## lagoon
Design cordic, start of the top module:
module cordic (
    input wire clk,
    input wire rst,
    input wire                        valid_i,
    input wire signed [16:0]    x_i,
    input wire signed [16:0]    y_i,
    output wire                        valid_o,
    output wire signed [16:0]    x_o,
    output wire signed [16:0]    y_o
    );
Size in the first run: roughly 5300 cells after synthesis, roughly 520 flip-flops, ~72 I/O pins, ~42000 sq um of cells after synthesis.
Settings: LEC_CHECK=0, CAP_MARGIN=20, CORE_MARGIN=2, CORE_UTILIZATION=61, SLEW_MARGIN=20; clock period 4.47 ns.
run.sh (not shown) runs the stock make flow with config.mk's settings and CLKGATE_MAP_FILE=.
lagoon ended with every stage complete and zero timing, DRC or antenna violations.
For indigo, these inputs were changed with respect to lagoon:
- setting CELL_PAD_IN_SITES_GLOBAL_PLACEMENT to 2 for the first time
- changing CORE_UTILIZATION from 61 to 40
- changing CORE_MARGIN from 2 to 7
- changing the clock period (ns, I/O delays scaled along) from 4.47 to 4.6
Findings:
indigo does worse than lagoon on overall die area.
The clock network area share of indigo exceeds that of lagoon by 0.36 points.
Looking at count of clock-buffer cells in the layout, indigo sits 18 higher than lagoon does.
Between indigo and lagoon, worst setup slack is lower for lagoon, indigo comes in above that.
From indigo to lagoon, number of buffers between clock root and the deepest sink did not move at all.
Between lagoon and indigo, the flow reports number of non-clock buffers in the layout increasing by a few percent.
Relative to indigo, the following input files were edited for cedar:
- putting SETUP_SLACK_MARGIN at -0.29 where nothing was set
- clearing CELL_PAD_IN_SITES_GLOBAL_PLACEMENT, which used to be 2
- swapping 40 for 68 in CORE_UTILIZATION
- swapping 7 for 2 in CORE_MARGIN
- swapping 4.6 for 4.11 in the clock period (ns, I/O delays scaled along)
### Flow results
- indigo → cedar: routed wirelength normalized by instance count decreased 1.0 um, fraction of the cycle the final worst path needs has increased, number of tapcells decreased by 598 relative to the old numbers, total of clock buffers placed in the layout lost 18.
- Between cedar and indigo, worst reg-to-reg path cell count is higher for cedar, indigo comes in under that.
- cedar and indigo: one clean run, indigo; the rest did not finish clean.
- [cedar] flow finished | final checks: failed | reasons: setup timing
- Compared with indigo, cedar shows a number of H-tree levels that is 1 lower.
- Die size (cedar / indigo): 0.56
Relative to cedar, the following input files were edited for yarrow:
- swapping 68 for 70 in CORE_UTILIZATION
- swapping -0.29 for 1.12 in SETUP_SLACK_MARGIN
- putting CTS_CLUSTER_SIZE at 89 where nothing was set
- swapping 4.11 for 3.98 in the clock period (ns, I/O delays scaled along)
[summary]
Delta(non-clock buffer count, yarrow - cedar) > 0. Of the two values seen for highest routed metal layer, met5 was produced by yarrow and met4 by cedar. Summary — total wirelength of the detailed-routed design, yarrow relative to cedar: higher, by 72%. Peak clock frequency supported by timing shrinks by more than 10% when moving from cedar to yarrow. Row non-clock buffering overhead in the final layout: yarrow higher / cedar lower. yarrow: complete, dirty (capacitance limit, setup timing).
Inputs modified between yarrow and garnet:
- CORE_UTILIZATION changed from 70 to 64
- CTS_CLUSTER_SIZE removed (was 89)
- SETUP_SLACK_MARGIN removed (was 1.12)
- the clock period (ns, I/O delays scaled along) changed from 3.98 to 3.04
### Flow results
garnet is listed as incomplete: the tool reported an error in global routing and the run ended there.
Delta (garnet minus yarrow): total CTS buffers -1, die height +11 um, placer congestion estimate ~0 delta.
Summary of garnet over yarrow: number of standard cells after synthesis shows no meaningful change; die area shows an increase of about 9%; xor-xnor portion of the synthesized cell area shows no meaningful change.
For ember, these inputs were changed with respect to garnet:
- ABC_AREA: unset -> 1
- CELL_PAD_IN_SITES_DETAIL_PLACEMENT: unset -> 1
- CORE_UTILIZATION: 64 -> 40
- the clock period (ns, I/O delays scaled along): 3.04 -> 4.6
[summary]
Run status, garnet: aborted in global routing, error GRT-0232
ember reached the end of the flow, and the finished layout is clean on the timing, DRC and antenna checks.
Compared with garnet, in ember share of synthesized cell area in and-or and or-and compound cells went up by 4.1 points, instance tally after logic synthesis went up by 1253.
Compared with garnet, in ember die size grew by 45000 sq um, final weighted congestion of routability-driven global placement went down about 3.4%, number of cells in the yosys synthesis report saw an increase.
Of ember and garnet, the lower total placed instance area belongs to ember.
ember ended with more CTS buffer count than garnet.
Going from garnet to ember, chip area in the Yosys report grew by a few percent.
Sort ember and garnet by H-tree depth, ascending, and garnet comes first.

* * *

cordic again, from the RTL that the note above started with.
==> flow/config.mk <==
export PLATFORM = sky130hd
export DESIGN_NAME = cordic
export DESIGN_NICKNAME = cordic
export VERILOG_FILES = /design/flow/design.v
export SDC_FILE = /design/flow/constraint.sdc
export NUM_CORES = 4
export LEC_CHECK = 0
export ABC_AREA = 1
export CAP_MARGIN = 20
export CELL_PAD_IN_SITES_GLOBAL_PLACEMENT = 0
export CORE_ASPECT_RATIO = 0.9
export CORE_MARGIN = 2
export CORE_UTILIZATION = 72
export CTS_CLUSTER_DIAMETER = 307
export GPL_TIMING_DRIVEN = 1
export MAX_ROUTING_LAYER = met4
export MIN_ROUTING_LAYER = met1
export PLACE_DENSITY_LB_ADDON = 0.28
export SETUP_SLACK_MARGIN = -0.14
export SLEW_MARGIN = 20
export TNS_END_PERCENT = 35
==> flow/constraint.sdc <==
create_clock -name core_clock -period 3.31 [get_ports {clk}]
set_input_delay 0.6620 -clock core_clock [delete_from_list [all_inputs] [get_ports {clk}]]
set_output_delay 0.6620 -clock core_clock [all_outputs]
set_load 0.01 [all_outputs]
The baseline ran to the end with violations: negative setup slack.
Edit:
ABC_AREA = unset   (was 1)
CELL_PAD_IN_SITES_GLOBAL_PLACEMENT = unset   (was 0)
CORE_ASPECT_RATIO = unset   (was 0.9)
CORE_UTILIZATION = 40   (was 72)
CTS_CLUSTER_DIAMETER = unset   (was 307)
GPL_TIMING_DRIVEN = unset   (was 1)
MAX_ROUTING_LAYER = unset   (was met4)
MIN_ROUTING_LAYER = unset   (was met1)
PLACE_DENSITY_LB_ADDON = unset   (was 0.28)
SETUP_SLACK_MARGIN = unset   (was -0.14)
TNS_END_PERCENT = unset   (was 35)
clock period = 4.6 ns   (was 3.31 ns; I/O delays follow)
Outcome:
- Now the flow finished clean
- wire length decreases by 26%
- sequential cell count is unchanged
Edit:
CORE_UTILIZATION = 72   (was 40)
PLACE_DENSITY = 0.66   (was unset)
SETUP_SLACK_MARGIN = 0.42   (was unset)
clock period = 4.11 ns   (was 4.6 ns; I/O delays follow)
What happened: Now the flow ended with an error in global routing; die area decreases by 44%; synthesized area stays the same; synthesized cell count stays the same.
Edit:
ABC_AREA = 1   (was unset)
CTS_CLUSTER_DIAMETER = 400   (was unset)
CTS_CLUSTER_SIZE = 100   (was unset)
PLACE_DENSITY = 0.42   (was 0.66)
SETUP_SLACK_MARGIN = 0.58   (was 0.42)
clock period = 2.54 ns   (was 4.11 ns; I/O delays follow)
What happened: Now the flow did not get past detailed placement; die size goes up by a few percent; area after synthesis goes up by a few percent; synthesized cell count goes up by a quarter to a third.
Edit:
ABC_AREA = unset   (was 1)
CORE_UTILIZATION = 12   (was 72)
CTS_CLUSTER_DIAMETER = unset   (was 400)
CTS_CLUSTER_SIZE = unset   (was 100)
PLACE_DENSITY = unset   (was 0.42)
SETUP_SLACK_MARGIN = unset   (was 0.58)
clock period = 5.85 ns   (was 2.54 ns; I/O delays follow)
Outcome: With this change the flow passed the timing, DRC and antenna checks; die size goes up to 5.6 times its value; area after synthesis goes down by 4.8%; synthesized cell count goes down by 19%.

* * *

== run A ==
Starting RTL as in the previous note.
clock: 4.36 ns
lec_check: 0
cap_margin: 40
cell_pad_in_sites_global_placement: 0
core_margin: 2
core_utilization: 64
cts_cluster_diameter: 46
gpl_timing_driven: 1
hold_slack_margin: 0.06
max_routing_layer: met4
min_routing_layer: met1
setup_slack_margin: 0.47
slew_margin: 20
tns_end_percent: 35
Finished, but not clean: run A, with negative setup slack.
The following lists how run B was set up differently from run A:
==> flow/config.mk <==
export PLATFORM = sky130hd
export DESIGN_NAME = cordic
export DESIGN_NICKNAME = cordic
export VERILOG_FILES = /design/flow/design.v
export SDC_FILE = /design/flow/constraint.sdc
export NUM_CORES = 4
export LEC_CHECK = 0
export CAP_MARGIN = 20
export CORE_MARGIN = 2
export CORE_UTILIZATION = 70
export CTS_CLUSTER_SIZE = 31
export SETUP_SLACK_MARGIN = -0.25
export SLEW_MARGIN = 20
==> flow/constraint.sdc <==
create_clock -name core_clock -period 3.98 [get_ports {clk}]
set_input_delay 0.7960 -clock core_clock [delete_from_list [all_inputs] [get_ports {clk}]]
set_output_delay 0.7960 -clock core_clock [all_outputs]
set_load 0.01 [all_outputs]
Results
- Nothing crashed in run B and all stages finished; the problem is that the final layout failed, the offending checks being negative setup slack.
- Run B against run A: tightest hold margin moved up; total wire length after detailed routing level.
The following lists how run C was set up differently from run B:
diff --git a/flow/config.mk b/flow/config.mk
--- a/flow/config.mk
+++ b/flow/config.mk
@@ -10,3 +10 @@
-export CORE_UTILIZATION = 70
-export CTS_CLUSTER_SIZE = 31
-export SETUP_SLACK_MARGIN = -0.25
+export CORE_UTILIZATION = 64
==> flow/constraint.sdc <==
create_clock -name core_clock -period 3.07 [get_ports {clk}]
set_input_delay 0.6140 -clock core_clock [delete_from_list [all_inputs] [get_ports {clk}]]
set_output_delay 0.6140 -clock core_clock [all_outputs]
set_load 0.01 [all_outputs]
Results
- 5_1_grt: run C exited with error
- Run B finished all stages; however, its layout fails the closing checks, the failures being negative setup slack.
- Changes observed in run C relative to run B: area of the synthesized netlist per yosys stat neither gained nor lost much; number of gates given a new drive strength after cts picked up an extra 494; placement-stage cell area picked up an extra 15%; CTS buffer count picked up an extra 9.4%.
- Between run C and run B, area enclosed by the die boundary is higher for run C, run B comes in under that.
Modified inputs, run D compared to run C
diff --git a/flow/config.mk b/flow/config.mk
--- a/flow/config.mk
+++ b/flow/config.mk
@@ -10 +10 @@
-export CORE_UTILIZATION = 64
+export CORE_UTILIZATION = 40
==> flow/constraint.sdc <==
create_clock -name core_clock -period 4.47 [get_ports {clk}]
set_input_delay 0.8940 -clock core_clock [delete_from_list [all_inputs] [get_ports {clk}]]
set_output_delay 0.8940 -clock core_clock [all_outputs]
set_load 0.01 [all_outputs]
Results
In the reports for run D and run C, the larger initial standard-cell utilization of the core belongs to run C.
Synthesized cell count came out exactly the same in run D and run C.
In run D relative to run C, area of the die had gone up by more than half.
Run D finished end to end and its layout was clean on timing, DRC and antenna.
Reported for run D and run C, area of the synthesized netlist per yosys stat turned out identical to the last digit.
Number of placement rows up about 27% in run D wrt run C
